lane 1:
==> flow/design.v <==
`timescale 1ns / 1ps
module div_iter (
  input div_clk,
  input resetn,
  input div,
  input div_signed,
  input [31:0] x,
  input [31:0] y,
  output [31:0]s,
  output [31:0] r,
  output reg complete
  );
  wire s_sign;
  wire r_sign;
  wire [31:0] x_abs;
  wire [31:0] y_abs;
  assign s_sign = div_signed ? (x[31] ^ y[31]) : 1'b0;
  assign r_sign = div_signed ? x[31] : 1'b0;
  assign x_abs  = div_signed ? (x[31] ? ~x + 32'd1 : x) : x;
  assign y_abs  = div_signed ? (y[31] ? ~y + 32'd1 : y) : y;
  wire [63:0] op_x_tmp;
  wire [32:0] op_x_high;
  wire        op_x_update;
  wire [32:0] sub_res;
  wire [31:0] r_tmp;
  wire [31:0] s_tmp1;
  reg  [63:0] op_x;
  reg  [32:0] op_y;
  reg  [5:0]  count;
  reg  [31:0] s_tmp;
  always @ ( posedge div_clk )
  begin
    if(!resetn)
    begin
      complete <= 1'b0;
      count    <= 6'd0;
      s_tmp    <= 32'd0;
    end
    else if(div&&!complete)
    begin
      if(count == 6'd0)
      begin
        op_x <= {32'd0,x_abs};
        op_y <= {1'b0,y_abs};
      end
      else if(op_x_update)
      begin
        op_x <= {sub_res,op_x_tmp[30:0]};
      end
      else if(!op_x_update)
        op_x <= op_x_tmp;
      count <= count == 6'd32 ? 6'd0 : count + 6'd1;
      complete <= count == 6'd32 ? 1'b1 : complete;
      s_tmp <= {s_tmp1[31:1],op_x_update};
    end
    else if(complete)
      complete <= 1'b0;
  end
assign s_tmp1 = (count == 6'd0) ? s_tmp : s_tmp << 1;
assign op_x_tmp = (count == 6'd0 || count == 6'd1) ? op_x : op_x << 1;
assign op_x_high = op_x_tmp[63:31];
assign sub_res = op_x_high + ~op_y + 1;
assign op_x_update = ~sub_res[32];
assign r_tmp = complete ? op_x[62:31] : 32'd0;
assign s = div_signed ? (s_sign ? ~s_tmp + 32'd1 : s_tmp) : s_tmp;
assign r = div_signed ? (r_sign ? ~r_tmp + 32'd1 : r_tmp) : r_tmp;
endmodule  
clock: 2.95 ns
lec_check: 0
abc_area: 1
cap_margin: 15
cell_pad_in_sites_detail_placement: 2
cell_pad_in_sites_global_placement: 1
core_margin: 4
core_utilization: 40
cts_cluster_diameter: 97
cts_cluster_size: 57
gpl_routability_driven: 0
place_density_lb_addon: 0.28
setup_slack_margin: 0.46
slew_margin: 20
tns_end_percent: 40
run.sh (not shown) runs the stock make flow with config.mk's settings and CLKGATE_MAP_FILE=.
Flow for lane 1 halted at detailed placement, error code DPL-0033.
What lane 2 does differently from lane 1 at the input level:
Settings: TNS_END_PERCENT: 40 -> unset; CTS_CLUSTER_SIZE: 57 -> unset; SETUP_SLACK_MARGIN: 0.46 -> unset; CORE_MARGIN: 4 -> 2; CELL_PAD_IN_SITES_DETAIL_PLACEMENT: 2 -> unset; CORE_UTILIZATION: 40 -> 53; CAP_MARGIN: 15 -> 20; CELL_PAD_IN_SITES_GLOBAL_PLACEMENT: 1 -> unset; ABC_AREA: 1 -> unset; CTS_CLUSTER_DIAMETER: 97 -> unset; PLACE_DENSITY_LB_ADDON: 0.28 -> unset; GPL_ROUTABILITY_DRIVEN: 0 -> unset; the clock period (ns, I/O delays scaled along): 2.95 -> 4.72.
Lane 2 | stages: all done | timing, DRC, antenna: all pass
Relative to lane 1, area after synthesis decreased by about 11% in lane 2.
In lane 2, the width of the die came out 20% below the value in lane 1.
Lane 1 → lane 2: count of unique library cells instantiated by Yosys picked up an extra about 22%; gate count after technology mapping lost 516; synthesized chip area reported by yosys lost 11%.
From lane 1 to lane 2 the numbers moved as follows: overall die area decreased by about 35% relative to the old numbers; average cell area after synthesis increased by 1.7 µm² relative to the old numbers; count of instantiated cells in the yosys netlist decreased by 29% relative to the old numbers.
For standard-cell row count, dividing the value from lane 1 by the value from lane 2 gives 1.2.
Lane 2 vs lane 1: pre-placement core utilization up in lane 2
Post-synthesis compound-gate area fraction ends up higher on lane 2.
Modified inputs, lane 3 compared to lane 2
Settings: CORE_UTILIZATION changed from 53 to 72; PLACE_DENSITY newly set to 0.82; CTS_CLUSTER_DIAMETER newly set to 202; CTS_CLUSTER_SIZE newly set to 36; the clock period (ns, I/O delays scaled along) changed from 4.72 to 4.13.
==> results <==
- Diff lane 2 -> lane 3 | cell area reported after detailed placement | increase of 1.2%
- Die size: lane 3 is under lane 2
- Lane 3 did not finish: a tool error stopped it during global routing.
- Diff lane 3..lane 2 | number of enable-type register cells in the synthesized netlist | unchanged
- Changes observed in lane 3 relative to lane 2: cell count after placement lower, proportion of synthesized chip area in sequential cells stayed essentially flat, floorplan core area decreased by about 28% relative to the old numbers.

Starts from the design.v that is shown in full above.
Settings: LEC_CHECK=0, CAP_MARGIN=20, CORE_MARGIN=2, CORE_UTILIZATION=68, CTS_CLUSTER_SIZE=36, SLEW_MARGIN=20; clock period 4.13 ns.
The first run finished but fails on setup timing.
Rerun with:
- ABC_AREA: default -> 1
- CORE_UTILIZATION: 68 -> 72
- CTS_CLUSTER_DIAMETER: default -> 205
- CTS_CLUSTER_SIZE: 36 -> default
- PLACE_DENSITY: default -> 0.81
- clock period: 4.13 -> 4.4 ns (I/O delays scaled with it)
=> The new run completed with no timing, DRC or antenna violations. Via count climbs by 13%. Register-to-register slack gains 0.38 ns. Routed wire length rose by 0.91%. Combinational power barely changes. Setup slack is better by 0.39 ns. Count of clock-buffer cells in the layout decreases by 1. Synthesized cell count came out higher by 42%. Global-route usage came out higher by 0.81 points.

RTL: the design.v shown in full above, as it stands there.
make LEC_CHECK=0 CAP_MARGIN=20 CORE_ASPECT_RATIO=1.38 CORE_MARGIN=7 CORE_UTILIZATION=40 CTS_CLUSTER_DIAMETER=314 CTS_CLUSTER_SIZE=46 SLEW_MARGIN=20 TNS_END_PERCENT=5 finish   # period 5.0 ns
The baseline went through all stages and came out clean.
==> next run, changes <==
==> flow/config.mk (replaced) <==
export PLATFORM = sky130hd
export DESIGN_NAME = div_iter
export DESIGN_NICKNAME = div_iter
export VERILOG_FILES = /design/flow/design.v
export SDC_FILE = /design/flow/constraint.sdc
export NUM_CORES = 4
export LEC_CHECK = 0
export CAP_MARGIN = 20
export CORE_MARGIN = 2
export CORE_UTILIZATION = 56
export SLEW_MARGIN = 20
==> flow/constraint.sdc (replaced) <==
create_clock -name core_clock -period 1.89 [get_ports {div_clk}]
set_input_delay 0.3780 -clock core_clock [delete_from_list [all_inputs] [get_ports {div_clk}]]
set_output_delay 0.3780 -clock core_clock [all_outputs]
set_load 0.01 [all_outputs]
Effect: This time the run never finished: it broke off in global routing (5_1_grt) on DPL-0038. Die area decreases by 36%. Area after synthesis is unchanged. Synthesized cell count stays the same.
==> next run, changes <==
--- a/flow/config.mk
+++ b/flow/config.mk
@@ -7,5 +7,9 @@
 export LEC_CHECK = 0
+export ABC_AREA = 1
 export CAP_MARGIN = 20
 export CORE_MARGIN = 2
-export CORE_UTILIZATION = 56
+export CORE_UTILIZATION = 72
+export CTS_CLUSTER_DIAMETER = 373
+export CTS_CLUSTER_SIZE = 95
+export PLACE_DENSITY = 0.38
 export SLEW_MARGIN = 20
==> flow/constraint.sdc (replaced) <==
create_clock -name core_clock -period 1.71 [get_ports {div_clk}]
set_input_delay 0.3420 -clock core_clock [delete_from_list [all_inputs] [get_ports {div_clk}]]
set_output_delay 0.3420 -clock core_clock [all_outputs]
set_load 0.01 [all_outputs]
With this change the flow stopped in detailed placement (3_5_place_dp).
Synthesized cell count came out higher by 42%.
Die size came out lower by 12%.
Area after synthesis came out higher by 13%.
==> next run, changes <==
==> flow/config.mk (replaced) <==
export PLATFORM = sky130hd
export DESIGN_NAME = div_iter
export DESIGN_NICKNAME = div_iter
export VERILOG_FILES = /design/flow/design.v
export SDC_FILE = /design/flow/constraint.sdc
export NUM_CORES = 4
export LEC_CHECK = 0
export CAP_MARGIN = 20
export CORE_MARGIN = 2
export CORE_UTILIZATION = 40
export SLEW_MARGIN = 20
==> flow/constraint.sdc (replaced) <==
create_clock -name core_clock -period 5.0 [get_ports {div_clk}]
set_input_delay 1.0000 -clock core_clock [delete_from_list [all_inputs] [get_ports {div_clk}]]
set_output_delay 1.0000 -clock core_clock [all_outputs]
set_load 0.01 [all_outputs]
What happened:
- The new run ran to the end with no violations
- synthesized cell count came out lower by 29%
- die area is higher by about 60%
- synthesized area goes down by 11%
==> next run, changes <==
--- a/flow/config.mk
+++ b/flow/config.mk
@@ -8,4 +8,10 @@
 export CAP_MARGIN = 20
-export CORE_MARGIN = 2
+export CELL_PAD_IN_SITES_GLOBAL_PLACEMENT = 2
+export CORE_ASPECT_RATIO = 1.81
+export CORE_MARGIN = 7
 export CORE_UTILIZATION = 40
+export CTS_CLUSTER_DIAMETER = 314
+export CTS_CLUSTER_SIZE = 46
+export PLACE_DENSITY = 0.41
 export SLEW_MARGIN = 20
+export TNS_END_PERCENT = 5
Critical path depth decreases by 6.
Final cell count stays the same.
Routed wire length increases by 7.2%.
Maximum frequency fell by 1.8%.
Area after synthesis stays the same.
Register-to-register slack loses 0.05 ns.
Setup slack degrades by 0.086 ns.
Final area came out higher by 0.55%.
Global-route usage goes down by 1.5 points.
Die size grows by 13%.
First-iteration DRC count drops by 35%.

fjord:
// div_iter: RTL as listed in full above, without the edits since
==> flow/config.mk <==
export PLATFORM = sky130hd
export DESIGN_NAME = div_iter
export DESIGN_NICKNAME = div_iter
export VERILOG_FILES = /design/flow/design.v
export SDC_FILE = /design/flow/constraint.sdc
export NUM_CORES = 4
export LEC_CHECK = 0
export ABC_AREA = 0
export CAP_MARGIN = 20
export CELL_PAD_IN_SITES_GLOBAL_PLACEMENT = 0
export CORE_ASPECT_RATIO = 1.23
export CORE_MARGIN = 2
export CORE_UTILIZATION = 72
export CTS_CLUSTER_DIAMETER = 250
export CTS_CLUSTER_SIZE = 72
export GPL_ROUTABILITY_DRIVEN = 0
export GPL_TIMING_DRIVEN = 1
export HOLD_SLACK_MARGIN = 0.13
export PLACE_DENSITY_LB_ADDON = 0.0
export SETUP_SLACK_MARGIN = 0.18
export SLEW_MARGIN = 20
export TNS_END_PERCENT = 40
==> flow/constraint.sdc <==
create_clock -name core_clock -period 2.09 [get_ports {div_clk}]
set_input_delay 0.4180 -clock core_clock [delete_from_list [all_inputs] [get_ports {div_clk}]]
set_output_delay 0.4180 -clock core_clock [all_outputs]
set_load 0.01 [all_outputs]
fjord did not make it past 3_5_place_dp, where a tool error ended it.
### fjord -> raven
# fjord
export LEC_CHECK = 0
export ABC_AREA = 0
export CAP_MARGIN = 20
export CELL_PAD_IN_SITES_GLOBAL_PLACEMENT = 0
export CORE_ASPECT_RATIO = 1.23
export CORE_MARGIN = 2
export CORE_UTILIZATION = 72
export CTS_CLUSTER_DIAMETER = 250
export CTS_CLUSTER_SIZE = 72
export GPL_ROUTABILITY_DRIVEN = 0
export GPL_TIMING_DRIVEN = 1
export HOLD_SLACK_MARGIN = 0.13
export PLACE_DENSITY_LB_ADDON = 0.0
export SETUP_SLACK_MARGIN = 0.18
export SLEW_MARGIN = 20
export TNS_END_PERCENT = 40
create_clock -name core_clock -period 2.09 [get_ports {div_clk}]
# raven
export LEC_CHECK = 0
export ABC_AREA = 1
export CAP_MARGIN = 20
export CELL_PAD_IN_SITES_GLOBAL_PLACEMENT = 0
export CORE_ASPECT_RATIO = 1.23
export CORE_MARGIN = 2
export CORE_UTILIZATION = 69
export CTS_CLUSTER_DIAMETER = 201
export CTS_CLUSTER_SIZE = 80
export GPL_ROUTABILITY_DRIVEN = 0
export GPL_TIMING_DRIVEN = 1
export HOLD_SLACK_MARGIN = 0.13
export PLACE_DENSITY_LB_ADDON = 0.19
export SLEW_MARGIN = 20
export TNS_END_PERCENT = 40
create_clock -name core_clock -period 3.61 [get_ports {div_clk}]
==> results <==
raven: all stages done; final checks FAILED (setup timing).
The number of nets produced by synthesis in raven sits about 40% above the value recorded for fjord.
[compare] base=fjord new=raven: area fraction in xor and xnor cells shows a reduction of 3.6 points; synthesized chip area reported by yosys rose about 13%; chip area moved up; adder and majority cell fraction of the synthesized area now smaller; total core area now sits higher.
Between raven and fjord, standard-cell row count is higher for raven, fjord comes in under that.
Diff raven and fjord: number of cells produced by synthesis higher in raven
Modified inputs, maple compared to raven
# raven
export LEC_CHECK = 0
export ABC_AREA = 1
export CAP_MARGIN = 20
export CELL_PAD_IN_SITES_GLOBAL_PLACEMENT = 0
export CORE_ASPECT_RATIO = 1.23
export CORE_MARGIN = 2
export CORE_UTILIZATION = 69
export CTS_CLUSTER_DIAMETER = 201
export CTS_CLUSTER_SIZE = 80
export GPL_ROUTABILITY_DRIVEN = 0
export GPL_TIMING_DRIVEN = 1
export HOLD_SLACK_MARGIN = 0.13
export PLACE_DENSITY_LB_ADDON = 0.19
export SLEW_MARGIN = 20
export TNS_END_PERCENT = 40
create_clock -name core_clock -period 3.61 [get_ports {div_clk}]
# maple
export LEC_CHECK = 0
export ABC_AREA = 0
export CAP_MARGIN = 20
export CELL_PAD_IN_SITES_GLOBAL_PLACEMENT = 0
export CORE_ASPECT_RATIO = 1.23
export CORE_MARGIN = 8
export CORE_UTILIZATION = 45
export CTS_CLUSTER_DIAMETER = 238
export CTS_CLUSTER_SIZE = 80
export GPL_ROUTABILITY_DRIVEN = 0
export GPL_TIMING_DRIVEN = 1
export HOLD_SLACK_MARGIN = 0.13
export PLACE_DENSITY = 0.39
export SETUP_SLACK_MARGIN = 0.56
export SLEW_MARGIN = 20
export TNS_END_PERCENT = 40
create_clock -name core_clock -period 4.04 [get_ports {div_clk}]
[summary]
Number of global-route vias before repair on maple is down relative to raven. What raven reported for wire length on met2 has to be multiplied by 0.76 to get the figure for maple. Having completed the whole flow, maple delivered a layout that passed the timing, design-rule and antenna checks. Compared maple vs raven, and global-route usage is down in maple. A worst setup path endpoint of op_x[56]$_SDFFCE_PP0P_ is what maple shows, while op_x[50]$_SDFFCE_PP0P_ belongs to raven. Going from raven to maple, combinational power went down; design area went down; first-pass GRT wire length went down; share of synthesized cell area in and, or, nand and nor gates went down.
The inputs of sierra differ from those of maple as listed below.
# maple
export LEC_CHECK = 0
export ABC_AREA = 0
export CAP_MARGIN = 20
export CELL_PAD_IN_SITES_GLOBAL_PLACEMENT = 0
export CORE_ASPECT_RATIO = 1.23
export CORE_MARGIN = 8
export CORE_UTILIZATION = 45
export CTS_CLUSTER_DIAMETER = 238
export CTS_CLUSTER_SIZE = 80
export GPL_ROUTABILITY_DRIVEN = 0
export GPL_TIMING_DRIVEN = 1
export HOLD_SLACK_MARGIN = 0.13
export PLACE_DENSITY = 0.39
export SETUP_SLACK_MARGIN = 0.56
export SLEW_MARGIN = 20
export TNS_END_PERCENT = 40
create_clock -name core_clock -period 4.04 [get_ports {div_clk}]
# sierra
export LEC_CHECK = 0
export ABC_AREA = 0
export CAP_MARGIN = 20
export CELL_PAD_IN_SITES_GLOBAL_PLACEMENT = 0
export CORE_ASPECT_RATIO = 1.23
export CORE_MARGIN = 2
export CORE_UTILIZATION = 72
export CTS_CLUSTER_DIAMETER = 250
export CTS_CLUSTER_SIZE = 72
export GPL_ROUTABILITY_DRIVEN = 0
export GPL_TIMING_DRIVEN = 1
export HOLD_SLACK_MARGIN = 0.13
export PLACE_DENSITY_LB_ADDON = 0.0
export SETUP_SLACK_MARGIN = 0.4
export SLEW_MARGIN = 40
export TNS_END_PERCENT = 40
create_clock -name core_clock -period 2.09 [get_ports {div_clk}]
==> comparison <==
- What ended sierra was a tool error in 3_5_place_dp; the run never finished.
- Share of the synthesized netlist area taken by xor and xnor gates came out exactly the same in sierra and maple.
- sierra vs. maple: synthesized netlist cell count held; y dimension of the die went down 47 µm.
Inputs modified between sierra and ember:
# sierra
export LEC_CHECK = 0
export ABC_AREA = 0
export CAP_MARGIN = 20
export CELL_PAD_IN_SITES_GLOBAL_PLACEMENT = 0
export CORE_ASPECT_RATIO = 1.23
export CORE_MARGIN = 2
export CORE_UTILIZATION = 72
export CTS_CLUSTER_DIAMETER = 250
export CTS_CLUSTER_SIZE = 72
export GPL_ROUTABILITY_DRIVEN = 0
export GPL_TIMING_DRIVEN = 1
export HOLD_SLACK_MARGIN = 0.13
export PLACE_DENSITY_LB_ADDON = 0.0
export SETUP_SLACK_MARGIN = 0.4
export SLEW_MARGIN = 40
export TNS_END_PERCENT = 40
create_clock -name core_clock -period 2.09 [get_ports {div_clk}]
# ember
export LEC_CHECK = 0
export CAP_MARGIN = 20
export CORE_MARGIN = 2
export CORE_UTILIZATION = 40
export GPL_ROUTABILITY_DRIVEN = 0
export PLACE_DENSITY = 0.47
export SLEW_MARGIN = 20
create_clock -name core_clock -period 5.0 [get_ports {div_clk}]
### Flow results
- sierra did not finish; the tool stopped in 3_5_place_dp with error DPL-0038.
- ember completed; timing, DRC and antenna clean
- When the final numbers for ember and sierra were put side by side, the row count turned out to be greater in ember.
- From sierra to ember the numbers moved as follows: pre-placement core utilization shows a reduction of 33 points, die area shows an increase of 0.012 mm².
Here is what was changed in the inputs of yarrow compared with ember.
# ember
export LEC_CHECK = 0
export CAP_MARGIN = 20
export CORE_MARGIN = 2
export CORE_UTILIZATION = 40
export GPL_ROUTABILITY_DRIVEN = 0
export PLACE_DENSITY = 0.47
export SLEW_MARGIN = 20
create_clock -name core_clock -period 5.0 [get_ports {div_clk}]
# yarrow
export LEC_CHECK = 0
export CAP_MARGIN = 20
export CORE_MARGIN = 2
export CORE_UTILIZATION = 58
export SLEW_MARGIN = 20
create_clock -name core_clock -period 2.62 [get_ports {div_clk}]
## What came out
Delta (yarrow minus ember): final critical-path setup slack saw a decrease, final design area excluding fillers increased by 0.0040 mm² relative to the old numbers, sequential power picked up an extra 91%, minimum setup slack after placement decreased by 1.64 ns relative to the old numbers, filler-free cell count of the finished design up 244.
For yarrow, the highest signal layer in the routed design was met5, unlike ember, where it was met4.
FAIL: yarrow; every other run in ember and yarrow is clean
No activity file was given, so power comes from the tool's default toggle rates.
